### design/flow/run.sh
#!/bin/bash
# the make line also repeats each setting of config.mk as NAME=value (left out here)
make -C /OpenROAD-flow-scripts/flow DESIGN_CONFIG=/design/flow/config.mk WORK_HOME=/design/flow/orfs CLKGATE_MAP_FILE= finish
### design/flow/config.mk
export PLATFORM = sky130hd
export DESIGN_NAME = vgacontrol
export DESIGN_NICKNAME = vgacontrol
export VERILOG_FILES = /design/flow/design.v
export SDC_FILE = /design/flow/constraint.sdc
export NUM_CORES = 4
export LEC_CHECK = 0
export CAP_MARGIN = 20
export CORE_MARGIN = 2
export CORE_UTILIZATION = 44
export PLACE_DENSITY = 0.6
export SLEW_MARGIN = 20
### design/flow/constraint.sdc
create_clock -name core_clock -period 9.39 [get_ports {PCLK}]
set_input_delay 1.8780 -clock core_clock [delete_from_list [all_inputs] [get_ports {PCLK}]]
set_output_delay 1.8780 -clock core_clock [all_outputs]
set_load 0.01 [all_outputs]
### design/flow/design.v
module clkdivider( input PCLK, input PRESERN, output wire newclk, output wire rise );
reg[1:0] counter;
always@(posedge PCLK)
begin
    if(!PRESERN)
        counter <= 2'd0;
    else
        counter <= counter + 1;
end
assign newclk = counter[1];
assign rise = (counter == 2'b01);
endmodule
module clkdivider_vgaFlash(input PCLK, input PRESERN, output wire newclk, output wire rise );
reg[19:0] counter;
always@(posedge PCLK)
begin
    if(!PRESERN)
        counter <= 20'd0;
    else
        counter <= counter + 1;
end
assign newclk = counter[19];
assign rise = (counter == 20'h7FFFF);
endmodule
module halfclk( input PCLK, input PRESERN, input en, output wire newclk, output wire rise );
reg counter;
always@(posedge PCLK)
begin
    if(!PRESERN)
        counter <= 1'b0;
    else if(en)
        counter <= counter + 1;
end
assign newclk = counter;
assign rise = en & ~counter;
endmodule
module vgacontrol(  
input PCLK, 				 
input PRESERN, 				 
input PSEL, 				 
input PENABLE, 				 
output wire PREADY, 		 
output wire PSLVERR,		 
input PWRITE,				 
input [31:0] PADDR,			 
input wire [31:0] PWDATA,	 
output reg [31:0] PRDATA,	 
output HS, 
output VS, 
output reg vga_R,
output reg vga_G,
output reg vga_B,
input SW,
input SW2,
input SW3
);
assign PSLVERR = 0;
assign PREADY = 1;
reg [31:0] player1;
reg [31:0] player2;
reg [31:0] whichplayer;
reg [31:0] winner;
wire player1_score;
wire player2_score;
wire p1_p;
wire p2_p;
wire p_u;
wire win_out;
wire pwin_out1;
wire pwin_out2;
wire player1_write = (PSEL & PENABLE & PWRITE & (PADDR[11:0] == 12'h104));
wire player2_write = (PSEL & PENABLE & PWRITE & (PADDR[11:0] == 12'h108));
wire whichplayer_write = (PSEL & PENABLE & PWRITE & (PADDR[11:0] == 12'h114));
wire winner_write = (PSEL & PENABLE & PWRITE & (PADDR[11:0] == 12'h118));
wire SWDebounce;
wire SWDebounce2;
wire SWDebounce3;
wire pwin1_out;
wire pwin2_out;
wire quarterclk, quarter_rise;
wire flashclk, flash_rise, half_flash, half_rise, quarter_flash, quarter_flash_rise;
Button_Debouncer db1(PCLK, PRESERN, SW, SWDebounce);
Button_Debouncer db2(PCLK, PRESERN, SW2, SWDebounce2);
Button_Debouncer db3(PCLK, PRESERN, SW3, SWDebounce3);
always @(posedge PCLK) 		 
begin
    if(!PRESERN)
        PRDATA <= 32'd0;
    else if(PADDR[11:0] == 12'h100)
    begin
        PRDATA[31:1] <= 31'h00000000;				 
        PRDATA[0] <= SWDebounce; 	 
    end
    else if(PADDR[11:0] == 12'h104)
    begin				
        PRDATA <= player1;
    end
    else if(PADDR[11:0] == 12'h108)
    begin				
        PRDATA <= player2;
    end
    else if(PADDR[11:0] == 12'h10C)
    begin
        PRDATA[31:1] <= 31'h00000000;				 
        PRDATA[0] <= SWDebounce2; 
    end
    else if(PADDR[11:0] == 12'h114)
    begin				 
        PRDATA <= whichplayer; 
    end
    else if(PADDR[11:0] == 12'h118)
    begin
        PRDATA[31:1] <= 31'h00000000;				 
        PRDATA[0] <= SWDebounce3; 
    end
end
always @(posedge PCLK) 		 
begin
	if(!PRESERN)
    begin
        player1 <= 32'd0;
        player2 <= 32'd0;
        whichplayer <= 32'd0;
        winner <= 32'd0;
    end
    else if(player1_write)
        player1 <= PWDATA;
	else if(player2_write)
        player2 <= PWDATA;
    else if(whichplayer_write)
        whichplayer <= PWDATA;
    else if(winner_write)
        winner <= PWDATA;
end
wire inDisplayArea;
wire [9:0] CounterX;
wire [8:0] CounterY;
hvsync_generator syncgen(.clk(PCLK), .rst(PRESERN), .en(quarter_rise), .vga_h_sync(HS), .vga_v_sync(VS), 
                            .inDisplayArea(inDisplayArea), .CounterX(CounterX), .CounterY(CounterY));
wire border = (CounterX[9:3]==0) || (CounterX[9:3]==79) || (CounterY[8:3]==0) || (CounterY[8:3]==60) || (CounterX[9:3]==40) || (CounterX[9:3]==39);
scoreDraw sd1(player1, player1_score, 32'd16, 32'd22, CounterX, CounterY, 8'd1);
scoreDraw sd2(player2, player2_score, 32'd56, 32'd22, CounterX, CounterY, 8'd1);
pscoreDraw ps1(CounterX, CounterY, 2, 2, 0, p1_p);
pscoreDraw ps2(CounterX, CounterY, 42, 2, 1, p2_p);
whichDraw wd(CounterX, CounterY, whichplayer, p_u);
pwinDraw pw1(PCLK, CounterX, CounterY, 22, 2, 1, pwin1_out);
pwinDraw pw2(PCLK, CounterX, CounterY, 22, 2, 2, pwin2_out);
winnerDraw wn(PCLK, PRESERN, flash_rise, CounterX, CounterY, 10, 40, win_out);
wire R = (winner>0) ? (win_out | ((winner == 1) ? (pwin1_out  | (~win_out&~pwin1_out&flashclk)) : (~win_out&~pwin2_out&flashclk))) : (border | player1_score | player2_score | p1_p);
wire G = (winner>0) ? (win_out | ((winner == 1) ? (~win_out&~pwin1_out&half_flash) : (~win_out&~pwin2_out&half_flash))) : (border | player1_score | player2_score | p_u);
wire B = (winner>0) ? (win_out | ((winner == 2) ? (pwin2_out  | (~win_out&~pwin2_out&quarter_flash)) : (~win_out&~pwin1_out&quarter_flash))) : (border | player1_score | player2_score | p2_p);
clkdivider cd(PCLK, PRESERN, quarterclk, quarter_rise);
clkdivider_vgaFlash cdf(PCLK, PRESERN, flashclk, flash_rise);
halfclk hc1(PCLK, PRESERN, flash_rise, half_flash, half_rise);
halfclk hc2(PCLK, PRESERN, half_rise, quarter_flash, quarter_flash_rise);
always @(posedge PCLK)
begin
  if(!PRESERN)
  begin
    vga_R <= 1'b0;
    vga_G <= 1'b0;
    vga_B <= 1'b0;
  end
  else if(quarter_rise)
  begin
    vga_R <= R & inDisplayArea;
    vga_G <= G & inDisplayArea;
    vga_B <= B & inDisplayArea;
  end
end
endmodule
module hvsync_generator(clk, rst, en, vga_h_sync, vga_v_sync, inDisplayArea, CounterX, CounterY);
input clk;
input rst;
input en;
output vga_h_sync, vga_v_sync;
output inDisplayArea;
output [9:0] CounterX;
output [8:0] CounterY;
reg [9:0] CounterX;
reg [8:0] CounterY;
wire CounterXmaxed = (CounterX==10'h2FF);
always @(posedge clk)
if(!rst)
	CounterX <= 0;
else if(en)
begin
if(CounterXmaxed)
	CounterX <= 0;
else
	CounterX <= CounterX + 1;
end
always @(posedge clk)
if(!rst)
	CounterY <= 0;
else if(en)
begin
if(CounterXmaxed) CounterY <= CounterY + 1;
end
reg	vga_HS, vga_VS;
always @(posedge clk)
if(!rst)
begin
	vga_HS <= 1'b0;
	vga_VS <= 1'b0;
end
else if(en)
begin
	vga_HS <= (CounterX[9:4]==6'h2D);  
	vga_VS <= (CounterY==500);  
end
reg inDisplayArea;
always @(posedge clk)
if(!rst)
	inDisplayArea <= 1'b0;
else if(en)
begin
if(inDisplayArea==0)
	inDisplayArea <= (CounterXmaxed) && (CounterY<480);
else
	inDisplayArea <= !(CounterX==639);
end
assign vga_h_sync = ~vga_HS;
assign vga_v_sync = ~vga_VS;
endmodule
module Button_Debouncer(
input clk,
input rst,  
input PB_in,  
output reg PB_out  
);
    reg [15:0] PB_cnt;  
    reg [1:0] sync;  
    always @(posedge clk)
        sync[1:0] <= {sync[0],~PB_in};
    wire PB_idle = (PB_out==sync[1]);  
    wire PB_cnt_max = &PB_cnt;  
    always @(posedge clk) 
    begin
        if(!rst)
        begin
            PB_cnt <= 16'd0;
            PB_out <= 1'b0;
        end
        else if(PB_idle)
            PB_cnt<= 16'd0;  
        else 
        begin
            PB_cnt<= PB_cnt + 16'd1;  
            if(PB_cnt_max)
            PB_out<= ~PB_out;  
        end
    end
endmodule
module draw(input [31:0]CounterX, input [31:0]CounterY, input [31:0]leftx, input [31:0]rightx, input [31:0]topy, input [31:0]boty, output box);  
    assign box = (((CounterX[9:3]>=leftx) && (CounterX[9:3]<(rightx))) && ((CounterY[8:3]>=topy) && (CounterY[8:3]<(boty))));
endmodule
module numbershift(input [31:0]number, output reg player_shift, input [31:0]x, input [31:0]y, input [31:0]CounterX, input [31:0]CounterY, input [7:0]scale);
    parameter S = 5; parameter C = 16; parameter O = 0; parameter R = 17; parameter E = 18; parameter P = 19; parameter Wl = 20; parameter Wr = 21; parameter N = 22;
    wire box1,box2,box3,box4,box5,box6,box7;    
    draw d1(CounterX, CounterY, x, x+(4 << scale), y, y+(1<<scale), box1);  
    draw d2(CounterX, CounterY, x, x+(4 << scale), y+(8 << scale), y+(8 << scale) + (1 << scale), box2);  
    draw d3(CounterX, CounterY, x, x+(1<<scale), y, y+(4 << scale) + (1 << scale), box3);  
    draw d4(CounterX, CounterY, x, x+(1<<scale), y+(4 << scale), y+(8 << scale) + (1 << scale), box4);  
    draw d5(CounterX, CounterY, x+(4 << scale) - (1 << scale), x+(4 << scale), y, y+(4 << scale) + (1 << scale), box5);  
    draw d6(CounterX, CounterY, x+(4 << scale) - (1 << scale), x+(4 << scale), y+(4 << scale), y+(8 << scale) + (1 << scale), box6);  
    draw d7(CounterX, CounterY, x, x+(4 << scale), y+(4 << scale), y+(4 << scale) + (1 << scale), box7);  
    always @*
    begin
        if(number == 32'd0)
            player_shift = box1 | box2 | box3 | box4 | box5 | box6;
        else if(number == 32'd1)
            player_shift = box3 | box4;
         else if(number == 32'd2)
            player_shift = box1 | box5 | box7 | box4 | box2;
         else if(number == 32'd3)
            player_shift = box1 | box5 | box7 | box6 | box2;
         else if(number == 32'd4)
            player_shift = box3 | box5 | box6 | box7;
         else if(number == 32'd5)
            player_shift = box1 | box2 | box3 | box6 | box7;        
         else if(number == 32'd6)
            player_shift = box1 | box2 | box3 | box4 | box6 | box7;        
         else if(number == 32'd7)
            player_shift = box1 | box5 | box6;        
         else if(number == 32'd8)
            player_shift = box1 | box2 | box3 | box4 | box5 | box6 | box7;        
         else if(number == 32'd9)
            player_shift = box1 | box3 | box5 | box6 | box7;
         else if(number == 32'd16)
            player_shift = box1 | box2 | box3 | box4;
         else if(number == 32'd17)
            player_shift = box1 | box3 | box4;
         else if(number == 32'd18)
            player_shift = box1 | box2 | box3 | box4 | box7;  
         else if(number == 32'd19)
            player_shift = box1 | box3 | box4 | box5 | box7;
         else if(number == 32'd20)
            player_shift = box2 | box3 | box4 | box6;
         else if(number == 32'd21)
            player_shift = box2 | box5 | box6;         
         else if(number == 32'd22)
            player_shift = box1 | box3 | box4 | box5 | box6;
         else
            player_shift = 0;
    end
endmodule
module scoreDraw(input [31:0]number, output reg player_shift, input [31:0]x, input [31:0]y, input [31:0]CounterX, input [31:0]CounterY, input [7:0]scale);
    wire player_shift1, player_shift2, player_shift3;
    numbershift n1(number, player_shift1, x, y, CounterX, CounterY, scale);
    numbershift n2(32'd1, player_shift2, x-5, y, CounterX, CounterY, scale);
    numbershift n3(number-10, player_shift3, x+5, y, CounterX, CounterY, scale);
    always @*
    begin
        if(number < 10 || number >15)
            player_shift = player_shift1;
        else
            player_shift = player_shift2 | player_shift3;
    end
endmodule
module pscoreDraw(input [31:0]CounterX, input [31:0]CounterY, input [31:0]x, input [31:0]y, input player, output player_shift);
    parameter spacing = 5;
    wire p, one_two, s, c, o, r, e;
    numbershift ns1(19, p, x, y, CounterX, CounterY, 0);  
    numbershift ns2(player+1, one_two, x+5, y, CounterX, CounterY, 0);  
    numbershift ns3(5, s, x+12, y, CounterX, CounterY, 0);  
    numbershift ns4(16, c, x+17, y, CounterX, CounterY, 0);  
    numbershift ns5(0, o, x+22, y, CounterX, CounterY, 0);  
    numbershift ns6(17, r, x+27, y, CounterX, CounterY, 0);  
    numbershift ns7(18, e, x+32, y, CounterX, CounterY, 0);  
    assign player_shift = p | one_two | s | c | o | r | e;
endmodule
module winnerDraw(input clk, input rst, input en, input [31:0]CounterX, input [31:0]CounterY, input [31:0]x, input [31:0]y, output win_out);
    wire w1, w2, i, n1, n2, e, r;
    reg tiny;
    always@(posedge clk)
    begin
        if(!rst)
            tiny <= 1'b0;
        else if(en)
            tiny <= ~tiny;
    end
    numbershift ns1(20, w1, x, y, CounterX, CounterY, 1);  
    numbershift ns2(21, w2, x+7, y, CounterX, CounterY, 1);  
    numbershift ns3(1, i, x+20, y, CounterX, CounterY, 1);  
    numbershift ns4(22, n1, x+26, y, CounterX, CounterY, 1);  
    numbershift ns5(22, n2, x+36, y, CounterX, CounterY, 1);  
    numbershift ns6(18, e, x+46, y, CounterX, CounterY, 1);  
    numbershift ns7(17, r, x+56, y, CounterX, CounterY, 1);  
    assign win_out = (w1 | w2 | i | n1 | n2 | e | r) & tiny;
endmodule
module pwinDraw(input clk, input [31:0]CounterX, input [31:0]CounterY, input [31:0]x, input [31:0]y, input [31:0]winner, output pwin_out);
    parameter spacing = 5;
    wire p, num;
    numbershift ns1(19, p, x, y, CounterX, CounterY, 2);  
    numbershift ns2(winner, num, x+24, y, CounterX, CounterY, 2);  
    assign pwin_out = (p | num);
endmodule
module whichDraw(input [31:0]CounterX, input [31:0]CounterY, input [31:0]player, output underline);
    wire box1, box2;
    draw d1(CounterX, CounterY, 2, 38, 12, 13, box1);
    draw d2(CounterX, CounterY, 43, 78, 12, 13, box2);
    assign underline = (player[0]) ? box2: box1;
endmodule
==> impl_metrics.yaml, run 1 <==
# yosys + openroad results
sta:
  tightest_slew_ns: 1.165
  hold_viol: 0
  rsz0062_at_grt: "no"
  tns_ns: 0
  finalClockPeriodUsage_pct: 47.74
  max_freq_mhz: 223.1
  setup_viol: 0
  finalClockSkew_ns: 0.02039
  slew_violations: 0
  fin_crit_ns: 4.483
  relSlewSlack_pct: 21.23
synthesis:
  simple_gate_area_share_pct: 29.23
  syn_area_mm2: 0.01444
  postSynthSeqShare_pct: 37.01
  synthMostInstantiatedCell: "nand2_1"
  common_cells: "nand2_1 (389), dfxtp_1 (267), a21boi_0 (134), nor2_1 (124), clkbuf_1 (112)"
  synthArstFlopShare_pct: 0
  yosysCellCount: 1869
  synth_flops: 267
  topCellsByArea: "dfxtp_1 (37%), nand2_1 (10%), a21boi_0 (7.0%)"
  edf_count: 0
  yosys_area_mm2: 0.01444
  synthDistinctLibCells: 86
  fa_ha_area_share_pct: 0.8663
  topCombFamilyByArea: "simple AND/OR/NAND/NOR gates"
  top_area_share_pct: 37.01
  syn_inst: 1869
  flop_cell: "dfxtp_1"
  synth_top_cell_by_area: "dfxtp_1"
  aoi_share_pct: 22.47
  avgSynthCellArea_um2: 7.728
  synthXorXnorAreaFrac_pct: 4.912
  syn_nets: 1951
  yosysWarnings: 43
  yosys-mux-area-fraction_pct: 1.014
pwr:
  pg_seq_uw: 1140
  internal_power_uw: 1892
  power_frac_comb_pct: 3.0
  leakagePower_uw: 0.005507
  seqPwrFrac_pct: 47.2
  swShare_pct: 21.77
  switchingPower_uw: 526.6
  power_density_mw_per_mm2: 145.3
  p_comb_uw: 72.1
  worst_ir_drop_vdd_mv: 0.1322
  top_power_group: "the clock network"
  pwr-share-clk_pct: 49.8
  clk-power_uw: 1200
route:
  drt_pass1_iterations: 6
  avgRoutedWirePerCell_um: 19.22
  antenna_left: 0
  first_iter_violations: 1282
  dr_total_vias: 13770
  route.detailed.drc: 0
  diodes: 0
  drt_wl_total_um: 45200
  via_per_inst: 5.854
clock_tree:
  cts.clk_slew.worst_paths_ns: 0.06
  clock-sinks: 267
  post-cts-setup-buffers: 0
  clock_latency_ns: 0.57
  root_buffer: "clkbuf_16"
  cts_buffers: 31
  hold_buffers: 0
  cts_resized: 0
  clk_path_buf_depth: 3
  cts_tree: "built"
  cts_max_level: 1
setup_path:
  r2r-start: "player2[11]"
  start_kind: "primary input"
  crit_family: "simple AND/OR/NAND/NOR gates"
  slowest_delay_ns: 0.95
  crit_end: "PRDATA[0]"
  slowest_stage: "nor3_2"
  critPathLaunch: "PADDR[1]"
  path_depth: 10
  critPathKind: "in2reg"
  rrSetupSlack_ns: 5.46
  crit_chain: "clkdlybuf4s50_1 -> nor4_1 -> nand3_1 -> nor3_2 -> buf_4 -> o2bb2ai_1 -> a2111oi_0 -> a21oi_1 -> nand2_1 -> o211a_1"
  worst_setup_path_end_kind: "flop"
  critical_path_required_ns: 9.86
  r2r_end: "vga_G"
  ff2ff_path_depth: 9
  critPathBufInv: 2
  critPathMaxFanout: 19
  cp.arrival_ns: 4.95
min_path:
  hold_depth: 0
  holdPathEnd: "db2.sync[1]"
  hp-start: "db2.sync[0]"
  min_path_type: "reg2reg"
place:
  dp_hpwl_um: 31220
  place_congestion: 0.9366
  dp.cells: 2294
  io_buffers: 88
global_route:
  grt_overflow_total: 0
  grt_pass1_wl_um: 72340
  antenna_found_initial: 0
  grtUsageTotal_pct: 26.37
  grt_max_degree: 105
  grt_pass1_vias: 13010
cells_and_area:
  final_cells: 2352
  area_delta_synth_final_pct: 15.26
  layout.nets: 1968
floorplan:
  dieArea_mm2: 0.03429
  die_w_um: 185.2
  fp.coreArea_mm2: 0.03245
  io_pins: 111
  die_h_um: 185.2
  fp_util_pct: 44.51
  fp-row-count: 66
run_status:
  status: "no timing/DRC/antenna violations"
run:
  log.warning_count: 49
  drv_cap: 0
-- layer usage --
metal | up-vias | part of all wire, % | routed length [µm] | global-route usage (%)
met5 | - | 0 | 0 | 0
met3 | 78 | 6.6 | 2976 | 3.441
li1 | 6713 | - | - | -
met4 | 0 | 2.3 | 1051 | 7.270
met2 | 452 | 45 | 20550 | 42.50
met1 | 6525 | 46 | 20620 | 36.99
-- area by class of cell --
type                       instances  area [µm²]
clock buffer                      44       894.6
sequential                       267        5345
timing repair buffer             119        1111
clock inverter                    13       142.6
inverter                          29       108.9
tap                              442       553.0
fill                            3227       15810
multi-input combinational       1438        8493
-- through the flow --
stage / power, µW / util, % / cell area (µm²) / setup slack (ns) / hold slack (ns)
after floorplan: 1199 / - / 14440 / 5.718 / 0.3096
after global placement: 1239 / 48.08 / 15600 / 4.365 / 0.3136
after detailed placement: 1239 / 48.08 / 15600 / 4.408 / 0.3128
after CTS: 2444 / 51.28 / 16640 / 4.998 / 0.3267
after global routing: 2503 / 51.30 / 16650 / 4.806 / 0.3348
final: 2419 / 51.30 / 16650 / 4.907 / 0.3268
==> run 2, diff against run 1 <==
Settings changed: ABC_AREA set to 1, CORE_UTILIZATION 44 to 72, CTS_CLUSTER_DIAMETER set to 374, CTS_CLUSTER_SIZE set to 99, PLACE_DENSITY 0.6 to not set, PLACE_DENSITY_LB_ADDON set to 0.0, TNS_END_PERCENT set to 5.
Clock period 9.39 ns to 2.6 ns, I/O delays scaled along.
==> run 2 against run 1 <==
The run now fails in 5_1_grt. Synthesized cell count is 27% higher. Synthesized area is 7.2% higher. Die area is 34% lower.
==> impl_metrics.yaml, run 2 <==
# physical design summary
run_status:
  status: "stopped before the end"
  failed_stage: "5_1_grt"
  error_line: "[ERROR GRT-0116] Global routing finished with congestion. Check the congestion regions in the DRC Viewer."
synthesis:
  topCellsByArea: "dfxtp_1 (35%), nand2_1 (9.5%), nor2_1 (9.2%)"
  syn_area_mm2: 0.01549
  flop_cell: "dfxtp_1"
  yosysCellCount: 2381
  postSynthSeqShare_pct: 34.51
  yosys_area_mm2: 0.01549
  fa_ha_area_share_pct: 0.8079
  yosysWarnings: 43
  avgSynthCellArea_um2: 6.505
  yosys-mux-area-fraction_pct: 0
  synthXorXnorAreaFrac_pct: 1.018
  synthDistinctLibCells: 62
  edf_count: 0
  common_cells: "nand2_1 (390), nor2_1 (378), inv_1 (324), dfxtp_1 (267), a21oi_1 (203)"
  synthMostInstantiatedCell: "nand2_1"
  topCombFamilyByArea: "simple AND/OR/NAND/NOR gates"
  synthArstFlopShare_pct: 0
  syn_nets: 2463
  syn_inst: 2381
  synth_top_cell_by_area: "dfxtp_1"
  aoi_share_pct: 20.58
  synth_flops: 267
  simple_gate_area_share_pct: 32.37
  top_area_share_pct: 34.51
clock_tree:
  clk_path_buf_depth: 3
  cts_max_level: 1
  cts_buffers: 6
  clock-sinks: 267
  hold_buffers: 0
  root_buffer: "clkbuf_16"
global_route:
  grtUsageTotal_pct: 65.69
  grt_overflow_total: 4
floorplan:
  fp-row-count: 53
  io_pins: 111
  fp.coreArea_mm2: 0.02109
  die_h_um: 150.7
  die_w_um: 150.7
  dieArea_mm2: 0.02270
  fp_util_pct: 73.44
place:
  post_dp_cell_area_mm2: 0.01925
  place_congestion: 1.176
  io_buffers: 88
  dp_slack_ns: -0.5977
  dp_hpwl_um: 42370
run 2: what timing repair did:
action / 4_1_cts
resized: 30
buffers inserted: 6
setup endpoints to repair: 6
pin swaps: 25
run 2: per-stage QoR:
step	instances	util, %	hold slack, ns
after global placement	3022	91.28	0.3123
after detailed placement	3022	91.28	0.3198
after CTS	3036	92.92	0.3240
after floorplan	2381	-	0.3096
run 2: routing by layer:
metal | track usage, % | overflow
met4 | 62.06 | 2
met5 | 10.68 | 1
met2 | 87.95 | 1
met3 | 43.15 | 0
met1 | 67.29 | 0
==> run 3, diff against run 2 <==
Settings changed: ABC_AREA 1 to not set, CORE_UTILIZATION 72 to 69, CTS_CLUSTER_DIAMETER 374 to not set, CTS_CLUSTER_SIZE 99 to 23, PLACE_DENSITY_LB_ADDON 0.0 to not set, TNS_END_PERCENT 5 to not set.
Clock period 2.6 ns to 3.21 ns, I/O delays scaled along.
==> run 3 against run 2 <==
The layout now fails its checks (setup timing). Die area fell by 2.6%. Synthesized area decreased by 6.7%. Synthesized cell count decreased by 22%.
==> impl_metrics.yaml, run 3 <==
# yosys + openroad results
sta:
  finalClockPeriodUsage_pct: 105.2
  worst_hold_slack_ns: 0.3316
  finalClockSkew_ns: 0.04550
  hold_viol: 0
  rsz0062_at_grt: "yes"
  max_freq_mhz: 296.2
  fin_crit_ns: 3.376
  relSlewSlack_pct: 36.97
  setup_viol: 4
  worst_slack_ns: -0.1658
  tightest_slew_ns: 0.9370
  slew_violations: 0
  tns_ns: -0.4426
pwr:
  pg_seq_uw: 3340
  leakagePower_uw: 0.006125
  seqPwrFrac_pct: 48.4
  clk-power_uw: 3320
  worst_ir_drop_vdd_mv: 0.4975
  pwr-share-clk_pct: 48.2
  top_power_group: "sequential cells"
  internal_power_uw: 5232
  swShare_pct: 24.20
  power_density_mw_per_mm2: 394.7
  p_comb_uw: 235
  power_frac_comb_pct: 3.4
  switchingPower_uw: 1670
global_route:
  grtUsageTotal_pct: 49.40
  grt_pass1_vias: 16270
  grt_pass1_wl_um: 87270
  grt_overflow_total: 0
  antenna_found_initial: 3
  grt_max_degree: 61
setup_path:
  rrSetupSlack_ns: -0.17
  crit_chain: "nor4_1 -> buf_4 -> nand4_1 -> nor4_2 -> buf_4 -> o211ai_1 -> a2111oi_1 -> a2111oi_2 -> buf_4 -> and4_1 -> o22ai_1"
  critPathBufInv: 3
  critical_path_required_ns: 3.68
  start_kind: "flop"
  worst_setup_path_end_kind: "flop"
  path_depth: 11
  critPathMaxFanout: 7
  critPathLaunch: "player2[18]"
  crit_family: "simple AND/OR/NAND/NOR gates"
  critPathKind: "reg2reg"
  cp.arrival_ns: 3.84
  slowest_delay_ns: 0.56
  crit_end: "vga_G"
  slowest_stage: "a2111oi_1"
  r2r_end: "vga_G"
  ff2ff_path_depth: 11
  r2r-start: "player2[18]"
  crit_top_cell: "buf_4"
synthesis:
  flop_cell: "dfxtp_1"
  synth_top_cell_by_area: "dfxtp_1"
  topCellsByArea: "dfxtp_1 (37%), nand2_1 (10%), a21boi_0 (7.0%)"
  top_area_share_pct: 37.01
  yosysWarnings: 43
  fa_ha_area_share_pct: 0.8663
  topCombFamilyByArea: "simple AND/OR/NAND/NOR gates"
  synth_flops: 267
  synthDistinctLibCells: 86
  yosys-mux-area-fraction_pct: 1.014
  common_cells: "nand2_1 (389), dfxtp_1 (267), a21boi_0 (134), nor2_1 (124), clkbuf_1 (112)"
  simple_gate_area_share_pct: 29.23
  edf_count: 0
  syn_nets: 1951
  synthArstFlopShare_pct: 0
  syn_inst: 1869
  postSynthSeqShare_pct: 37.01
  yosys_area_mm2: 0.01444
  avgSynthCellArea_um2: 7.728
  synthMostInstantiatedCell: "nand2_1"
  yosysCellCount: 1869
  synthXorXnorAreaFrac_pct: 4.912
  syn_area_mm2: 0.01444
  aoi_share_pct: 22.47
run:
  drv_cap: 0
  log.warning_count: 51
route:
  drt_wl_total_um: 59750
  dr_total_vias: 17350
  avgRoutedWirePerCell_um: 25.95
  antenna_left: 0
  route.detailed.drc: 0
  via_per_inst: 7.535
  first_iter_violations: 3869
  drt_pass1_iterations: 13
  diodes: 0
cells_and_area:
  nFillCells: 1025
  layout.nets: 2093
  area_delta_synth_final_pct: 21.06
clock_tree:
  clock-sinks: 267
  cts_resized: 0
  clock_latency_ns: 0.59
  root_buffer: "clkbuf_16"
  hold_buffers: 0
  cts.clk_slew.worst_paths_ns: 0.07
  cts_tree: "built"
  post-cts-setup-buffers: 0
  cts_max_level: 1
  cts_buffers: 27
  clk_path_buf_depth: 3
floorplan:
  fp_util_pct: 70.93
  io_pins: 111
  die_w_um: 148.7
  fp-row-count: 52
  die_h_um: 148.7
  dieArea_mm2: 0.02211
  fp.coreArea_mm2: 0.02036
place:
  io_buffers: 88
  place_congestion: 1.062
  dp_hpwl_um: 33760
min_path:
  hold_depth: 0
  holdPathEnd: "db2.sync[1]"
  min_path_type: "reg2reg"
  hp-start: "db2.sync[0]"
run_status:
  status: "complete, but fails checks"
  layout.failed_checks: "setup timing"
-- run 3: final cells by class --
| class | instances | area [µm²] | area share, % |
|---|---|---|---|
| timing repair buffer | 248 | 2180 | 12.47 |
| multi-input combinational | 1438 | 8603 | 49.20 |
| clock buffer | 32 | 724.4 | 4.143 |
| clock inverter | 18 | 181.4 | 1.038 |
| sequential | 267 | 5350 | 30.60 |
| tap | 270 | 337.8 | 1.932 |
| inverter | 29 | 108.9 | 0.6225 |
-- run 3: routing by layer --
metal	wire length, µm	track usage [%]	share of wire, %	vias up
met3	8921	10.77	15	702
met4	6358	34.38	11	4
met1	18990	59.12	32	7740
li1	-	-	-	6976
met2	25460	79.31	43	1924
met5	23	0	0.038	-
-- run 3: metrics by stage --
| stage | utilization (%) | area (µm²) | total power (µW) | cells | setup WS, ns |
|---|---|---|---|---|---|
| finish | 85.86 | 17490 | 6901 | 2302 | -0.1658 |
| global route | 85.86 | 17490 | 6961 | 2302 | -0.2873 |
| CTS | 85.30 | 17370 | 6797 | 2302 | 0.003888 |
| detailed placement | 80.85 | 16460 | 3627 | 2252 | 0.04550 |
| floorplan | - | 14440 | 3507 | 1869 | 0.4706 |
| global placement | 80.85 | 16460 | 3619 | 2252 | 0.1106 |
==> run 4, diff against run 3 <==
Settings changed: ABC_AREA set to 1, CAP_MARGIN 20 to 0, CELL_PAD_IN_SITES_DETAIL_PLACEMENT set to 1, CORE_ASPECT_RATIO set to 0.74, CTS_CLUSTER_DIAMETER set to 96, CTS_CLUSTER_SIZE 23 to not set, GPL_ROUTABILITY_DRIVEN set to 0, GPL_TIMING_DRIVEN set to 0, HOLD_SLACK_MARGIN set to 0.11, MAX_ROUTING_LAYER set to met4, MIN_ROUTING_LAYER set to met1, PLACE_DENSITY_LB_ADDON set to 0.06, SETUP_SLACK_MARGIN set to 0.12, TNS_END_PERCENT set to 70.
Clock period 3.21 ns to 5.75 ns, I/O delays scaled along.
==> run 4 against run 3 <==
The flow now stops in 3_5_place_dp. Synthesized cell count is 27% higher. Die area rose by 7.1%. Synthesized area increased by 7.2%.
==> impl_metrics.yaml, run 4 <==
# physical design summary
run_status:
  status: "stopped before the end"
  failed_stage: "3_5_place_dp"
  error_line: "[ERROR DPL-0033] detailed placement checks failed during check placement."
synthesis:
  synthArstFlopShare_pct: 0
  yosys-mux-area-fraction_pct: 0
  yosys_area_mm2: 0.01549
  topCellsByArea: "dfxtp_1 (35%), nand2_1 (9.5%), nor2_1 (9.2%)"
  syn_nets: 2463
  avgSynthCellArea_um2: 6.505
  yosysCellCount: 2381
  edf_count: 0
  synth_flops: 267
  fa_ha_area_share_pct: 0.8079
  flop_cell: "dfxtp_1"
  topCombFamilyByArea: "simple AND/OR/NAND/NOR gates"
  syn_inst: 2381
  syn_area_mm2: 0.01549
  aoi_share_pct: 20.58
  synth_top_cell_by_area: "dfxtp_1"
  synthDistinctLibCells: 62
  yosysWarnings: 43
  top_area_share_pct: 34.51
  postSynthSeqShare_pct: 34.51
  synthMostInstantiatedCell: "nand2_1"
  common_cells: "nand2_1 (390), nor2_1 (378), inv_1 (324), dfxtp_1 (267), a21oi_1 (203)"
  synthXorXnorAreaFrac_pct: 1.018
  simple_gate_area_share_pct: 32.37
floorplan:
  die_w_um: 178.2
  fp-row-count: 47
  die_h_um: 132.9
  dieArea_mm2: 0.02367
  fp_util_pct: 69.86
  io_pins: 111
  fp.coreArea_mm2: 0.02217
place:
  io_buffers: 88
run 4: through the flow:
step                    area (µm²)  setup WS (ns)  hold slack [ns]
after floorplan              15490          2.747           0.3096
after global placement       16740          1.138           0.3110
==> run 5, diff against run 4 <==
Settings changed: ABC_AREA 1 to not set, CAP_MARGIN 0 to 20, CELL_PAD_IN_SITES_DETAIL_PLACEMENT 1 to not set, CORE_ASPECT_RATIO 0.74 to not set, CORE_UTILIZATION 69 to 72, CTS_CLUSTER_DIAMETER 96 to 90, CTS_CLUSTER_SIZE set to 23, GPL_ROUTABILITY_DRIVEN 0 to not set, GPL_TIMING_DRIVEN 0 to not set, HOLD_SLACK_MARGIN 0.11 to not set, MAX_ROUTING_LAYER met4 to not set, MIN_ROUTING_LAYER met1 to not set, PLACE_DENSITY_LB_ADDON 0.06 to 0.27, SETUP_SLACK_MARGIN 0.12 to not set, TNS_END_PERCENT 70 to not set.
Clock period 5.75 ns to 2.98 ns, I/O delays scaled along.
==> run 5 against run 4 <==
The layout now fails its checks (setup timing). Synthesized cell count down 22%. Synthesized area down 6.7%. Die area down 10%.
==> impl_metrics.yaml, run 5 <==
# yosys + openroad results
synthesis:
  syn_nets: 1951
  simple_gate_area_share_pct: 29.23
  synthXorXnorAreaFrac_pct: 4.912
  yosys_area_mm2: 0.01444
  synthDistinctLibCells: 86
  yosysWarnings: 43
  syn_area_mm2: 0.01444
  topCombFamilyByArea: "simple AND/OR/NAND/NOR gates"
  postSynthSeqShare_pct: 37.01
  edf_count: 0
  top_area_share_pct: 37.01
  topCellsByArea: "dfxtp_1 (37%), nand2_1 (10%), a21boi_0 (7.0%)"
  synthArstFlopShare_pct: 0
  synthMostInstantiatedCell: "nand2_1"
  synth_flops: 267
  aoi_share_pct: 22.47
  flop_cell: "dfxtp_1"
  fa_ha_area_share_pct: 0.8663
  yosysCellCount: 1869
  synth_top_cell_by_area: "dfxtp_1"
  syn_inst: 1869
  common_cells: "nand2_1 (389), dfxtp_1 (267), a21boi_0 (134), nor2_1 (124), clkbuf_1 (112)"
  yosys-mux-area-fraction_pct: 1.014
  avgSynthCellArea_um2: 7.728
run:
  drv_cap: 0
  log.warning_count: 49
setup_path:
  ff2ff_path_depth: 11
  critPathLaunch: "winner[17]"
  crit_family: "simple AND/OR/NAND/NOR gates"
  crit_chain: "nor4_2 -> nand2_1 -> nor3_2 -> buf_4 -> nand2b_4 -> a31oi_1 -> or4bb_1 -> a2111oi_2 -> buf_4 -> and4_4 -> o22ai_2"
  worst_setup_path_end_kind: "flop"
  critical_path_required_ns: 3.40
  start_kind: "flop"
  path_depth: 11
  critPathBufInv: 2
  cp.arrival_ns: 4.00
  slowest_stage: "nor3_2"
  crit_top_cell: "buf_4"
  critPathMaxFanout: 3
  rrSetupSlack_ns: -0.60
  crit_end: "vga_G"
  r2r-start: "winner[17]"
  slowest_delay_ns: 0.52
  r2r_end: "vga_G"
  critPathKind: "reg2reg"
pwr:
  power_frac_comb_pct: 4.1
  internal_power_uw: 4746
  swShare_pct: 23.93
  switchingPower_uw: 1493
  clk-power_uw: 2380
  leakagePower_uw: 0.006206
  top_power_group: "sequential cells"
  worst_ir_drop_vdd_mv: 0.5328
  pwr-share-clk_pct: 38.2
  p_comb_uw: 259
  power_density_mw_per_mm2: 355.1
  pg_seq_uw: 3600
  seqPwrFrac_pct: 57.7
route:
  via_per_inst: 7.705
  first_iter_violations: 4194
  antenna_left: 0
  avgRoutedWirePerCell_um: 26.50
  route.detailed.drc: 0
  drt_pass1_iterations: 17
  dr_total_vias: 17840
  drt_wl_total_um: 61340
global_route:
  grt_pass1_wl_um: 86880
  grt_overflow_total: 0
  grt_max_degree: 90
  antenna_found_initial: 5
  grtUsageTotal_pct: 50.13
  grt_pass1_vias: 17000
place:
  io_buffers: 88
  dp.cells: 2285
  place_congestion: 1.097
  dp_hpwl_um: 34850
  post_dp_cell_area_mm2: 0.01673
cells_and_area:
  layout.nets: 2126
  final_cells: 2315
  stdcell_area_mm2: 0.01757
  final_util_pct: 89.71
  area_delta_synth_final_pct: 21.67
floorplan:
  fp.coreArea_mm2: 0.01959
  io_pins: 111
  dieArea_mm2: 0.02121
  die_w_um: 145.6
  die_h_um: 145.6
  fp_util_pct: 73.73
  fp-row-count: 51
min_path:
  holdPathEnd: "db2.sync[1]"
  min_path_type: "reg2reg"
  hp-start: "db2.sync[0]"
  hold_depth: 0
sta:
  setup_viol: 5
  relSlewSlack_pct: 35.11
  rsz0062_at_grt: "yes"
  slew_violations: 0
  max_freq_mhz: 279.0
  finalClockSkew_ns: 0.03221
  tightest_slew_ns: 0.9660
  finalClockPeriodUsage_pct: 120.3
  fin_crit_ns: 3.584
  hold_viol: 0
  worst_slack_ns: -0.6040
clock_tree:
  clock-sinks: 267
  cts_buffers: 16
  cts.clk_slew.worst_paths_ns: 0.10
  root_buffer: "clkbuf_16"
  clock_latency_ns: 0.52
  cts_tree: "built"
  cts_max_level: 1
  clk_path_buf_depth: 3
run_status:
  status: "complete, but fails checks"
  layout.failed_checks: "setup timing"
run 5: final cells by class:
cell class                      count  area, µm²
Antenna cell                        4      10.01
Clock buffer                       17      425.4
Clock inverter                      3      40.04
Fill cell                         818       2016
Inverter                           29      108.9
Multi-Input combinational cell   1438       8795
Sequential cell                   267       5361
Tap cell                          265      331.6
Timing Repair Buffer              292       2502
run 5: metrics by stage:
stage	hold WS [ns]	total power (µW)	setup TNS, ns	setup WS (ns)
global placement	0.3098	3902	-0.08832	-0.08832
detailed placement	0.3143	3912	-1.619	-0.1472
CTS	0.3335	6113	-0.07055	-0.02611
global route	0.3429	6306	-3.729	-0.8805
finish	0.3364	6240	-1.394	-0.6040
floorplan	0.3096	3778	0	0.2406
run 5: metal layers:
layer	up-vias	routed length, µm	track usage [%]
met4	0	7755	39.41
met5	-	0	0.2273
met3	900	9527	15.99
met1	7749	18680	55.82
li1	7012	-	-
met2	2176	25370	79.55
run 5: what timing repair did:
item | in CTS | in global routing
setup buffers | 0 | 6
hold buffers | 0 | 0
endpoints found under the setup margin | 4 | 7
resized | 9 | 68
pin swaps | 0 | 14
==> run 6, diff against run 5 <==
Settings changed: CORE_UTILIZATION 72 to 62, CTS_CLUSTER_DIAMETER 90 to 330, CTS_CLUSTER_SIZE 23 to not set, PLACE_DENSITY set to 0.37, PLACE_DENSITY_LB_ADDON 0.27 to not set.
Clock period 2.98 ns to 9.39 ns, I/O delays scaled along.
==> run 6 against run 5 <==
The run now finishes clean. Cell count fell by 4.4%. Final area fell by 7.2%. Sequential cell count did not move. Register-to-register slack improved by 5.6 ns. Clock-buffer cell count rose by 19. Hold slack got worse by 0.011 ns. Combinational power fell by 73%. Synthesized cell count did not move. Sequential share of layout area rose by 2.3 points. Clock skew fell by 0.020 ns. Via count fell by 20%. Highest routed layer unchanged. Synthesized area did not move.
==> impl_metrics.yaml, run 6 <==
# yosys + openroad results
run_status:
  status: "no timing/DRC/antenna violations"
synthesis:
  syn_area_mm2: 0.01444
  synth_flops: 267
  topCombFamilyByArea: "simple AND/OR/NAND/NOR gates"
  flop_cell: "dfxtp_1"
  simple_gate_area_share_pct: 29.23
  postSynthSeqShare_pct: 37.01
  avgSynthCellArea_um2: 7.728
  yosys-mux-area-fraction_pct: 1.014
  fa_ha_area_share_pct: 0.8663
  synthArstFlopShare_pct: 0
  common_cells: "nand2_1 (389), dfxtp_1 (267), a21boi_0 (134), nor2_1 (124), clkbuf_1 (112)"
  syn_nets: 1951
  yosysCellCount: 1869
  yosysWarnings: 43
  synthDistinctLibCells: 86
  aoi_share_pct: 22.47
  synth_top_cell_by_area: "dfxtp_1"
  edf_count: 0
  topCellsByArea: "dfxtp_1 (37%), nand2_1 (10%), a21boi_0 (7.0%)"
  yosys_area_mm2: 0.01444
  synthXorXnorAreaFrac_pct: 4.912
  top_area_share_pct: 37.01
  synthMostInstantiatedCell: "nand2_1"
  syn_inst: 1869
min_path:
  min_path_type: "reg2reg"
  holdPathEnd: "db1.sync[1]"
  hold_depth: 0
  hp-start: "db1.sync[0]"
setup_path:
  ff2ff_path_depth: 9
  crit_end: "PRDATA[0]"
  rrSetupSlack_ns: 4.98
  crit_chain: "clkdlybuf4s50_1 -> nor4_1 -> nand3_1 -> nor3_2 -> buf_4 -> o2bb2ai_1 -> a2111oi_0 -> a21oi_1 -> nand2_1 -> o211a_1"
  critPathLaunch: "PADDR[1]"
  r2r-start: "syncgen.CounterY[8]"
  critPathBufInv: 2
  slowest_delay_ns: 0.84
  critPathKind: "in2reg"
  critPathMaxFanout: 23
  r2r_end: "vga_G"
  slowest_stage: "nor3_2"
  crit_family: "simple AND/OR/NAND/NOR gates"
  cp.arrival_ns: 5.05
  worst_setup_path_end_kind: "flop"
  path_depth: 10
  start_kind: "primary input"
  critical_path_required_ns: 9.84
pwr:
  seqPwrFrac_pct: 50.2
  top_power_group: "sequential cells"
  swShare_pct: 22.38
  clk-power_uw: 1060
  p_comb_uw: 70.5
  power_density_mw_per_mm2: 139.5
  worst_ir_drop_vdd_mv: 0.1757
  leakagePower_uw: 0.005411
  pg_seq_uw: 1140
  p_total_uw: 2274
  pwr-share-clk_pct: 46.7
  switchingPower_uw: 508.9
  internal_power_uw: 1765
  power_frac_comb_pct: 3.1
global_route:
  grt_max_degree: 119
  grtUsageTotal_pct: 34.95
  antenna_found_initial: 1
  grt_pass1_wl_um: 69300
  grt_overflow_total: 0
  grt_pass1_vias: 13370
sta:
  tightest_slew_ns: 0.9598
  tns_ns: 0
  finalClockSkew_ns: 0.01262
  hold_viol: 0
  finalClockPeriodUsage_pct: 49.00
  rsz0062_at_grt: "no"
  setup_viol: 0
  fin_crit_ns: 4.601
  worst_slack_ns: 4.789
  max_freq_mhz: 217.3
  relSlewSlack_pct: 36.01
  slew_violations: 0
route:
  drt_pass1_iterations: 9
  antenna_left: 0
  drt_wl_total_um: 43670
  dr_total_vias: 14260
  route.detailed.drc: 0
  avgRoutedWirePerCell_um: 19.74
  first_iter_violations: 1748
  via_per_inst: 6.448
place:
  dp_hpwl_um: 29030
  io_buffers: 88
  dp.cells: 2160
  place_congestion: 1.000
  dp_slack_ns: 4.358
floorplan:
  fp_util_pct: 63.41
  io_pins: 111
  die_h_um: 156.6
  fp.coreArea_mm2: 0.02278
  fp-row-count: 55
  die_w_um: 156.6
  dieArea_mm2: 0.02453
clock_tree:
  clk_path_buf_depth: 3
  cts_buffers: 28
  clock-sinks: 267
  cts_max_level: 1
  hold_buffers: 0
  cts_tree: "built"
  clock_latency_ns: 0.56
  cts.clk_slew.worst_paths_ns: 0.06
  root_buffer: "clkbuf_16"
  post-cts-setup-buffers: 0
  cts_resized: 0
cells_and_area:
  final_util_pct: 71.59
  logic_area_mm2: 0.008493
  area_delta_synth_final_pct: 12.90
  final_cells: 2212
  regArea_mm2: 0.005345
  nFillCells: 1869
  layout.nets: 1959
run:
  log.warning_count: 52
  drv_cap: 0
[run 6: layout make-up]
class                      count  area share, %
antenna                        1        0.01535
clock buffer                  36          4.788
clock inverter                15         0.7289
inverter                      29         0.6675
multi-input combinational   1438          52.08
sequential                   267          32.78
tap                          313          2.402
timing repair buffer         113          6.537
[run 6: metrics by stage]
stage / instance area [µm²] / hold WS (ns)
final: 16310 / 0.3255
after global routing: 16300 / 0.3284
after CTS: 16300 / 0.3263
after detailed placement: 15400 / 0.3121
after global placement: 15400 / 0.3114
after floorplan: 14440 / 0.3096
[run 6: layer usage]
metal	vias up	share of wire, %	GRT usage, %	wire length [µm]
met4	0	5.6	18.70	2443
met5	-	0	0	0
met3	166	8.6	5.483	3775
li1	6696	-	-	-
met2	732	46	58.32	20150
met1	6669	40	43.48	17300
==> run 7, diff against run 6 <==
Settings changed: CORE_UTILIZATION 62 to 72, CTS_CLUSTER_DIAMETER 330 to 52, CTS_CLUSTER_SIZE set to 41, PLACE_DENSITY 0.37 to not set, PLACE_DENSITY_LB_ADDON set to 0.27, SETUP_SLACK_MARGIN set to 0.49, TNS_END_PERCENT set to 5.
Clock period 9.39 ns to 3.31 ns, I/O delays scaled along.
==> run 7 against run 6 <==
The run now fails in 5_1_grt. Synthesized cell count is the same. Synthesized area is the same. Die area shrank 14%.
==> impl_metrics.yaml, run 7 <==
# physical design summary
run_status:
  failed_stage: "5_1_grt"
  status: "stopped before the end"
floorplan:
  fp-row-count: 51
  io_pins: 111
  die_h_um: 145.6
  die_w_um: 145.6
  dieArea_mm2: 0.02121
  fp_util_pct: 73.73
  fp.coreArea_mm2: 0.01959
clock_tree:
  clk_path_buf_depth: 3
  root_buffer: "clkbuf_16"
  clock-sinks: 267
  cts_buffers: 23
  hold_buffers: 0
  cts_max_level: 1
synthesis:
  synthArstFlopShare_pct: 0
  simple_gate_area_share_pct: 29.23
  syn_inst: 1869
  aoi_share_pct: 22.47
  topCellsByArea: "dfxtp_1 (37%), nand2_1 (10%), a21boi_0 (7.0%)"
  avgSynthCellArea_um2: 7.728
  yosys_area_mm2: 0.01444
  flop_cell: "dfxtp_1"
  yosysCellCount: 1869
  fa_ha_area_share_pct: 0.8663
  top_area_share_pct: 37.01
  common_cells: "nand2_1 (389), dfxtp_1 (267), a21boi_0 (134), nor2_1 (124), clkbuf_1 (112)"
  yosys-mux-area-fraction_pct: 1.014
  syn_area_mm2: 0.01444
  syn_nets: 1951
  yosysWarnings: 43
  synth_flops: 267
  topCombFamilyByArea: "simple AND/OR/NAND/NOR gates"
  edf_count: 0
  synthXorXnorAreaFrac_pct: 4.912
  synth_top_cell_by_area: "dfxtp_1"
  synthDistinctLibCells: 86
  postSynthSeqShare_pct: 37.01
  synthMostInstantiatedCell: "nand2_1"
place:
  place_congestion: 1.051
  dp_hpwl_um: 35760
  post_dp_cell_area_mm2: 0.01633
  io_buffers: 88
[run 7: timing repair]
item,CTS
hold endpoints to repair,0
pin swaps,18
buffers inserted,3
endpoints found under the setup margin,7
resized,76
[run 7: per-stage QoR]
stage | hold WS [ns] | utilization (%) | std cells | worst slack (ns)
detailed placement | 0.3121 | 83.35 | 2233 | 0.07142
CTS | 0.3323 | 89.58 | 2278 | 0.4130
global placement | 0.3106 | 83.35 | 2233 | 0.09881
floorplan | 0.3096 | - | 1869 | 0.5706
==> run 8, diff against run 7 <==
Settings changed: CORE_UTILIZATION 72 to 40, CTS_CLUSTER_DIAMETER 52 to not set, CTS_CLUSTER_SIZE 41 to not set, PLACE_DENSITY set to 0.6, PLACE_DENSITY_LB_ADDON 0.27 to not set, SETUP_SLACK_MARGIN 0.49 to not set, TNS_END_PERCENT 5 to not set.
Clock period 3.31 ns to 2.59 ns, I/O delays scaled along.
==> run 8 against run 7 <==
The layout now fails its checks (setup timing). Synthesized cell count unchanged. Synthesized area unchanged. Die area increased by 77%.
==> impl_metrics.yaml, run 8 <==
# yosys + openroad results
run_status:
  status: "complete, but fails checks"
  layout.failed_checks: "setup timing"
sta:
  setup_viol: 3
  tightest_slew_ns: 0.6986
  rsz0062_at_grt: "yes"
  tns_ns: -0.9158
  hold_viol: 0
  finalClockPeriodUsage_pct: 112.5
  fin_crit_ns: 2.915
  max_freq_mhz: 343.1
  finalClockSkew_ns: 0.02193
  slew_violations: 0
  relSlewSlack_pct: 52.22
  worst_hold_slack_ns: 0.3241
  worst_slack_ns: -0.3246
cells_and_area:
  area_delta_synth_final_pct: 36.73
  layout.nets: 2284
  final_cells: 2684
  final_util_pct: 55.52
pwr:
  pg_seq_uw: 4140
  worst_ir_drop_vdd_mv: 0.4962
  power_frac_comb_pct: 3.2
  internal_power_uw: 6694
  pwr-share-clk_pct: 48.8
  p_comb_uw: 280
  seqPwrFrac_pct: 48.0
  swShare_pct: 22.42
  top_power_group: "the clock network"
  clk-power_uw: 4210
  leakagePower_uw: 0.007245
  switchingPower_uw: 1935
  p_total_uw: 8628
  power_density_mw_per_mm2: 436.9
min_path:
  min_path_type: "reg2reg"
  hold_depth: 0
  holdPathEnd: "db3.sync[1]"
  hp-start: "db3.sync[0]"
synthesis:
  synthArstFlopShare_pct: 0
  aoi_share_pct: 22.47
  top_area_share_pct: 37.01
  synth_top_cell_by_area: "dfxtp_1"
  syn_nets: 1951
  topCombFamilyByArea: "simple AND/OR/NAND/NOR gates"
  yosys_area_mm2: 0.01444
  topCellsByArea: "dfxtp_1 (37%), nand2_1 (10%), a21boi_0 (7.0%)"
  edf_count: 0
  postSynthSeqShare_pct: 37.01
  yosysWarnings: 43
  common_cells: "nand2_1 (389), dfxtp_1 (267), a21boi_0 (134), nor2_1 (124), clkbuf_1 (112)"
  avgSynthCellArea_um2: 7.728
  simple_gate_area_share_pct: 29.23
  synthXorXnorAreaFrac_pct: 4.912
  syn_area_mm2: 0.01444
  flop_cell: "dfxtp_1"
  yosys-mux-area-fraction_pct: 1.014
  syn_inst: 1869
  synthMostInstantiatedCell: "nand2_1"
  fa_ha_area_share_pct: 0.8663
  synth_flops: 267
  synthDistinctLibCells: 86
  yosysCellCount: 1869
place:
  dp.cells: 2621
  io_buffers: 88
  dp_hpwl_um: 37320
  place_congestion: 0.9433
global_route:
  grtUsageTotal_pct: 26.12
  met2_usage_pct: 42.74
  grt_pass1_vias: 14410
  gr-max-usage-layer: "met2"
  met3_usage_pct: 3.183
  gr-usage-met1_pct: 36.23
  grt_overflow_total: 0
  antenna_found_initial: 0
  grt_pass1_wl_um: 79820
  grt_max_degree: 76
route:
  drt_wl_total_um: 51080
  first_iter_violations: 1551
  avgRoutedWirePerCell_um: 19.03
  via_per_inst: 5.679
  route.detailed.drc: 0
  antenna_left: 0
  dr_total_vias: 15240
  drt_pass1_iterations: 6
  diodes: 0
setup_path:
  crit_family: "buffers and inverters"
  critical_path_required_ns: 3.11
  worst_setup_path_end_kind: "flop"
  critPathLaunch: "syncgen.CounterX[5]"
  rrSetupSlack_ns: -0.32
  critPathMaxFanout: 7
  cp.arrival_ns: 3.43
  path_depth: 14
  r2r-start: "syncgen.CounterX[5]"
  ff2ff_path_depth: 14
  crit_top_cell: "buf_4"
  crit_chain: "buf_4 -> buf_4 -> xnor2_1 -> buf_4 -> a21oi_1 -> o21ai_0 -> buf_4 -> a21oi_1 -> or4b_1 -> a21oi_1 -> buf_4 -> a2111oi_4 -> buf_4 -> a21oi_1"
  critPathKind: "reg2reg"
  r2r_end: "vga_B"
  slowest_delay_ns: 0.50
  slowest_stage: "or4b_1"
  crit_end: "vga_B"
  start_kind: "flop"
  critPathBufInv: 6
run:
  log.warning_count: 50
  drv_cap: 0
clock_tree:
  clock-sinks: 267
  cts.clk_slew.worst_paths_ns: 0.06
  clock_latency_ns: 0.59
  hold_buffers: 0
  clk_path_buf_depth: 3
  cts_buffers: 30
  root_buffer: "clkbuf_16"
  cts_max_level: 1
  cts_tree: "built"
floorplan:
  fp-row-count: 69
  fp_util_pct: 40.61
  die_w_um: 194.0
  io_pins: 111
  die_h_um: 194.0
  dieArea_mm2: 0.03765
  fp.coreArea_mm2: 0.03557
run 8: per-layer routing:
metal  vias to the layer above  routed length [µm]  part of all wire [%]
li1                       7355                   -                     -
met1                      7261               23180                    45
met2                       523               23340                    46
met3                       103                3086                   6.0
met4                         0                1474                   2.9
met5                         -                   0                     0
run 8: stage by stage:
stage          setup slack (ns)  area [µm²]
3_3_place_gp            -0.4846       18150
5_1_grt                 -0.4408       19750
6_report                -0.3246       19750
2_1_floorplan          -0.03836       14580
3_5_place_dp            -0.5356       18150
4_1_cts                 -0.2857       19370
run 8: layout make-up:
| cell class | count | area (µm²) |
|---|---|---|
| inverter | 29 | 108.9 |
| clock inverter | 6 | 86.33 |
| timing repair buffer | 436 | 3655 |
| multi-input combinational | 1438 | 9070 |
| tap | 461 | 576.8 |
| clock buffer | 47 | 884.6 |
| fill | 3332 | 15820 |
| sequential | 267 | 5368 |
run 8: repair_timing:
action / 4_1_cts / 5_1_grt
setup buffers: 5 / 8
hold endpoints to repair: 0 / 0
setup endpoints to repair: 3 / 9
gates resized: 51 / 78
pin swaps: 12 / 30
==> run 9, diff against run 8 <==
Settings changed: ABC_AREA set to 1, CORE_UTILIZATION 40 to 72, CTS_CLUSTER_DIAMETER set to 372, CTS_CLUSTER_SIZE set to 99.
Clock period 2.59 ns to 2.56 ns, I/O delays scaled along.
==> run 9 against run 8 <==
The flow now stops in 5_1_grt. Synthesized cell count rose by 27%. Synthesized area rose by 7.2%. Die area fell by 40%.
==> impl_metrics.yaml, run 9 <==
# physical design summary
synthesis:
  top_area_share_pct: 34.51
  synth_flops: 267
  aoi_share_pct: 20.58
  fa_ha_area_share_pct: 0.8079
  simple_gate_area_share_pct: 32.37
  flop_cell: "dfxtp_1"
  yosys-mux-area-fraction_pct: 0
  yosys_area_mm2: 0.01549
  common_cells: "nand2_1 (390), nor2_1 (378), inv_1 (324), dfxtp_1 (267), a21oi_1 (203)"
  synthMostInstantiatedCell: "nand2_1"
  topCombFamilyByArea: "simple AND/OR/NAND/NOR gates"
  synth_top_cell_by_area: "dfxtp_1"
  edf_count: 0
  avgSynthCellArea_um2: 6.505
  synthArstFlopShare_pct: 0
  yosysCellCount: 2381
  syn_area_mm2: 0.01549
  synthXorXnorAreaFrac_pct: 1.018
  syn_nets: 2463
  syn_inst: 2381
  topCellsByArea: "dfxtp_1 (35%), nand2_1 (9.5%), nor2_1 (9.2%)"
  yosysWarnings: 43
  postSynthSeqShare_pct: 34.51
  synthDistinctLibCells: 62
clock_tree:
  hold_buffers: 0
  cts_max_level: 1
  root_buffer: "clkbuf_16"
  cts_buffers: 6
  clk_path_buf_depth: 3
  clock-sinks: 267
place:
  dp_slack_ns: -0.7047
  dp_hpwl_um: 42900
  dp.cells: 3045
  place_congestion: 1.223
  io_buffers: 88
floorplan:
  fp-row-count: 53
  die_w_um: 150.7
  dieArea_mm2: 0.02270
  die_h_um: 150.7
  io_pins: 111
  fp.coreArea_mm2: 0.02109
  fp_util_pct: 73.44
run_status:
  error_line: "[ERROR GRT-0116] Global routing finished with congestion. Check the congestion regions in the DRC Viewer."
  status: "stopped before the end"
  failed_stage: "5_1_grt"
global_route:
  grtUsageTotal_pct: 70.79
  grt_overflow_total: 5
==> run 9: repair_timing <==
item,CTS
cloned,1
resized,28
setup endpoints to repair,8
setup buffers,5
pin swaps,18
==> run 9: stage by stage <==
step	setup TNS (ns)	hold slack (ns)	cell area [µm²]	total power, µW
4_1_cts	-1.660	0.3593	19800	6258
2_1_floorplan	-0.3053	0.3096	15550	4407
3_3_place_gp	-7.426	0.3109	19450	4558
3_5_place_dp	-26.65	0.3205	19450	4583
==> run 9: per-layer routing <==
| layer | track usage (%) | GRT overflow |
|---|---|---|
| met2 | 90.86 | 1 |
| met3 | 52.48 | 2 |
| met4 | 67.80 | 2 |
| met5 | 16.82 | 0 |
| met1 | 71.21 | 0 |
==> run 10, diff against run 9 <==
Settings changed: CAP_MARGIN 20 to 0, CELL_PAD_IN_SITES_DETAIL_PLACEMENT set to 2, CORE_ASPECT_RATIO set to 0.74, CORE_UTILIZATION 72 to 69, CTS_CLUSTER_DIAMETER 372 to 96, CTS_CLUSTER_SIZE 99 to not set, GPL_ROUTABILITY_DRIVEN set to 0, GPL_TIMING_DRIVEN set to 0, HOLD_SLACK_MARGIN set to 0.11, MAX_ROUTING_LAYER set to met4, MIN_ROUTING_LAYER set to met1, PLACE_DENSITY 0.6 to not set, PLACE_DENSITY_LB_ADDON set to 0.01, SETUP_SLACK_MARGIN set to 0.12, TNS_END_PERCENT set to 70.
Clock period 2.56 ns to 5.75 ns, I/O delays scaled along.
==> run 10 against run 9 <==
Die area increased by 4.3%. Synthesized cell count unchanged. Synthesized area unchanged. The flow stops in 3_5_place_dp.
==> impl_metrics.yaml, run 10 <==
# physical design summary
synthesis:
  synthArstFlopShare_pct: 0
  synthMostInstantiatedCell: "nand2_1"
  simple_gate_area_share_pct: 32.37
  avgSynthCellArea_um2: 6.505
  topCombFamilyByArea: "simple AND/OR/NAND/NOR gates"
  syn_area_mm2: 0.01549
  synthDistinctLibCells: 62
  aoi_share_pct: 20.58
  synth_top_cell_by_area: "dfxtp_1"
  syn_nets: 2463
  synthXorXnorAreaFrac_pct: 1.018
  yosys_area_mm2: 0.01549
  topCellsByArea: "dfxtp_1 (35%), nand2_1 (9.5%), nor2_1 (9.2%)"
  flop_cell: "dfxtp_1"
  syn_inst: 2381
  postSynthSeqShare_pct: 34.51
  top_area_share_pct: 34.51
  yosys-mux-area-fraction_pct: 0
  synth_flops: 267
  fa_ha_area_share_pct: 0.8079
  edf_count: 0
  yosysCellCount: 2381
  common_cells: "nand2_1 (390), nor2_1 (378), inv_1 (324), dfxtp_1 (267), a21oi_1 (203)"
  yosysWarnings: 43
run_status:
  failed_stage: "3_5_place_dp"
  status: "stopped before the end"
  error_line: "[ERROR DPL-0033] detailed placement checks failed during check placement."
floorplan:
  io_pins: 111
  fp-row-count: 47
  fp_util_pct: 69.86
  die_w_um: 178.2
  die_h_um: 132.9
  fp.coreArea_mm2: 0.02217
  dieArea_mm2: 0.02367
place:
  io_buffers: 88
-- run 10: metrics by stage --
step / hold slack, ns / power (µW) / setup slack [ns] / cells
global placement: 0.3108 / 2035 / 1.148 / 2763
floorplan: 0.3096 / 1963 / 2.747 / 2381
==> run 11, diff against run 10 <==
Settings changed: ABC_AREA 1 to not set, CAP_MARGIN 0 to 20, CELL_PAD_IN_SITES_DETAIL_PLACEMENT 2 to not set, CORE_ASPECT_RATIO 0.74 to not set, CORE_UTILIZATION 69 to 58, CTS_CLUSTER_DIAMETER 96 to not set, GPL_ROUTABILITY_DRIVEN 0 to not set, GPL_TIMING_DRIVEN 0 to not set, HOLD_SLACK_MARGIN 0.11 to not set, MAX_ROUTING_LAYER met4 to not set, MIN_ROUTING_LAYER met1 to not set, PLACE_DENSITY_LB_ADDON 0.01 to not set, SETUP_SLACK_MARGIN 0.12 to not set, TNS_END_PERCENT 70 to not set.
Clock period 5.75 ns to 5.03 ns, I/O delays scaled along.
==> run 11 against run 10 <==
The run now finishes clean. Synthesized cell count fell by 22%. Die area rose by 11%. Synthesized area fell by 6.7%.
==> impl_metrics.yaml, run 11 <==
# yosys + openroad results
pwr:
  power_frac_comb_pct: 3.0
  pg_seq_uw: 2130
  power_density_mw_per_mm2: 268.2
  clk-power_uw: 2150
  leakagePower_uw: 0.005478
  seqPwrFrac_pct: 48.3
  pwr-share-clk_pct: 48.7
  top_power_group: "the clock network"
  internal_power_uw: 3469
  p_comb_uw: 131
  worst_ir_drop_vdd_mv: 0.2940
  swShare_pct: 21.34
  switchingPower_uw: 941.4
clock_tree:
  cts_tree: "built"
  root_buffer: "clkbuf_16"
  cts_max_level: 1
  hold_buffers: 0
  post-cts-setup-buffers: 0
  clock_latency_ns: 0.57
  cts.clk_slew.worst_paths_ns: 0.06
  clk_path_buf_depth: 3
  cts_buffers: 28
  clock-sinks: 267
  cts_resized: 0
setup_path:
  critical_path_required_ns: 5.43
  crit_chain: "inv_1 -> ha_1 -> nor2b_1 -> nor2_1 -> a211oi_1 -> a41o_1 -> a211oi_1 -> o2111ai_1 -> a2111oi_2 -> a21oi_1"
  rrSetupSlack_ns: 1.09
  path_depth: 10
  worst_setup_path_end_kind: "flop"
  ff2ff_path_depth: 10
  critPathKind: "reg2reg"
  r2r_end: "vga_R"
  cp.arrival_ns: 4.35
  r2r-start: "player2[1]"
  slowest_delay_ns: 0.92
  critPathBufInv: 1
  crit_family: "AND-OR/OR-AND gates"
  critPathLaunch: "player2[1]"
  start_kind: "flop"
  critPathMaxFanout: 25
  crit_end: "vga_R"
  slowest_stage: "dfxtp_1"
  crit_top_cell: "a211oi_1"
synthesis:
  fa_ha_area_share_pct: 0.8663
  flop_cell: "dfxtp_1"
  synthMostInstantiatedCell: "nand2_1"
  simple_gate_area_share_pct: 29.23
  postSynthSeqShare_pct: 37.01
  yosys_area_mm2: 0.01444
  synthArstFlopShare_pct: 0
  common_cells: "nand2_1 (389), dfxtp_1 (267), a21boi_0 (134), nor2_1 (124), clkbuf_1 (112)"
  synth_flops: 267
  aoi_share_pct: 22.47
  synth_top_cell_by_area: "dfxtp_1"
  yosysCellCount: 1869
  synthXorXnorAreaFrac_pct: 4.912
  yosys-mux-area-fraction_pct: 1.014
  syn_nets: 1951
  topCellsByArea: "dfxtp_1 (37%), nand2_1 (10%), a21boi_0 (7.0%)"
  topCombFamilyByArea: "simple AND/OR/NAND/NOR gates"
  syn_area_mm2: 0.01444
  syn_inst: 1869
  synthDistinctLibCells: 86
  edf_count: 0
  avgSynthCellArea_um2: 7.728
  yosysWarnings: 43
  top_area_share_pct: 37.01
route:
  dr_total_vias: 14140
  avgRoutedWirePerCell_um: 19.78
  antenna_left: 0
  drt_pass1_iterations: 8
  first_iter_violations: 1714
  via_per_inst: 6.345
  diodes: 0
  route.detailed.drc: 0
  drt_wl_total_um: 44080
global_route:
  grt_pass1_wl_um: 70570
  grtUsageTotal_pct: 32.97
  grt_max_degree: 111
  grt_overflow_total: 0
  antenna_found_initial: 1
  grt_pass1_vias: 13360
floorplan:
  fp-row-count: 57
  io_pins: 111
  die_w_um: 161.8
  fp.coreArea_mm2: 0.02439
  fp_util_pct: 59.22
  die_h_um: 161.8
  dieArea_mm2: 0.02618
run_status:
  status: "no timing/DRC/antenna violations"
sta:
  rsz0062_at_grt: "no"
  tightest_slew_ns: 1.103
  relSlewSlack_pct: 25.41
  fin_crit_ns: 3.944
  setup_viol: 0
  max_freq_mhz: 253.5
  finalClockPeriodUsage_pct: 78.42
  hold_viol: 0
  finalClockSkew_ns: 0.03780
  tns_ns: 0
  slew_violations: 0
cells_and_area:
  final_util_pct: 67.44
  regArea_mm2: 0.005345
  logic_area_mm2: 0.008493
  nFillCells: 2112
  area_delta_synth_final_pct: 13.88
  layout.nets: 1965
place:
  dp_hpwl_um: 30090
  io_buffers: 88
  place_congestion: 0.9819
min_path:
  holdPathEnd: "db1.sync[1]"
  hold_depth: 0
  hp-start: "db1.sync[0]"
  min_path_type: "reg2reg"
run:
  drv_cap: 0
  log.warning_count: 51
## run 11: cell type report
cell class / count / share of cell area, %
Tap cell: 324 / 2.465
Sequential cell: 267 / 32.50
Inverter: 29 / 0.6618
Clock inverter: 15 / 1.263
Timing Repair Buffer: 119 / 6.831
Multi-Input combinational cell: 1438 / 51.64
Clock buffer: 37 / 4.648
## run 11: through the flow
stage	worst slack [ns]	area (µm²)	instances	hold slack [ns]	power [µW]
after floorplan	2.230	14440	1869	0.3096	2238
after global placement	1.317	15480	2177	0.3129	2308
after detailed placement	1.296	15480	2177	0.3121	2309
after CTS	1.271	16450	2229	0.3263	4433
after global routing	0.8888	16450	2229	0.3384	4540
final	1.086	16450	2229	0.3267	4411
## run 11: metal layers
layer | global-route usage, % | routed length, µm
met1 | 41.06 | 18100
met2 | 56.32 | 20990
met3 | 4.928 | 2909
met4 | 15.33 | 2066
met5 | 0 | 20
No activity file was given, so power comes from the tool's default toggle rates.
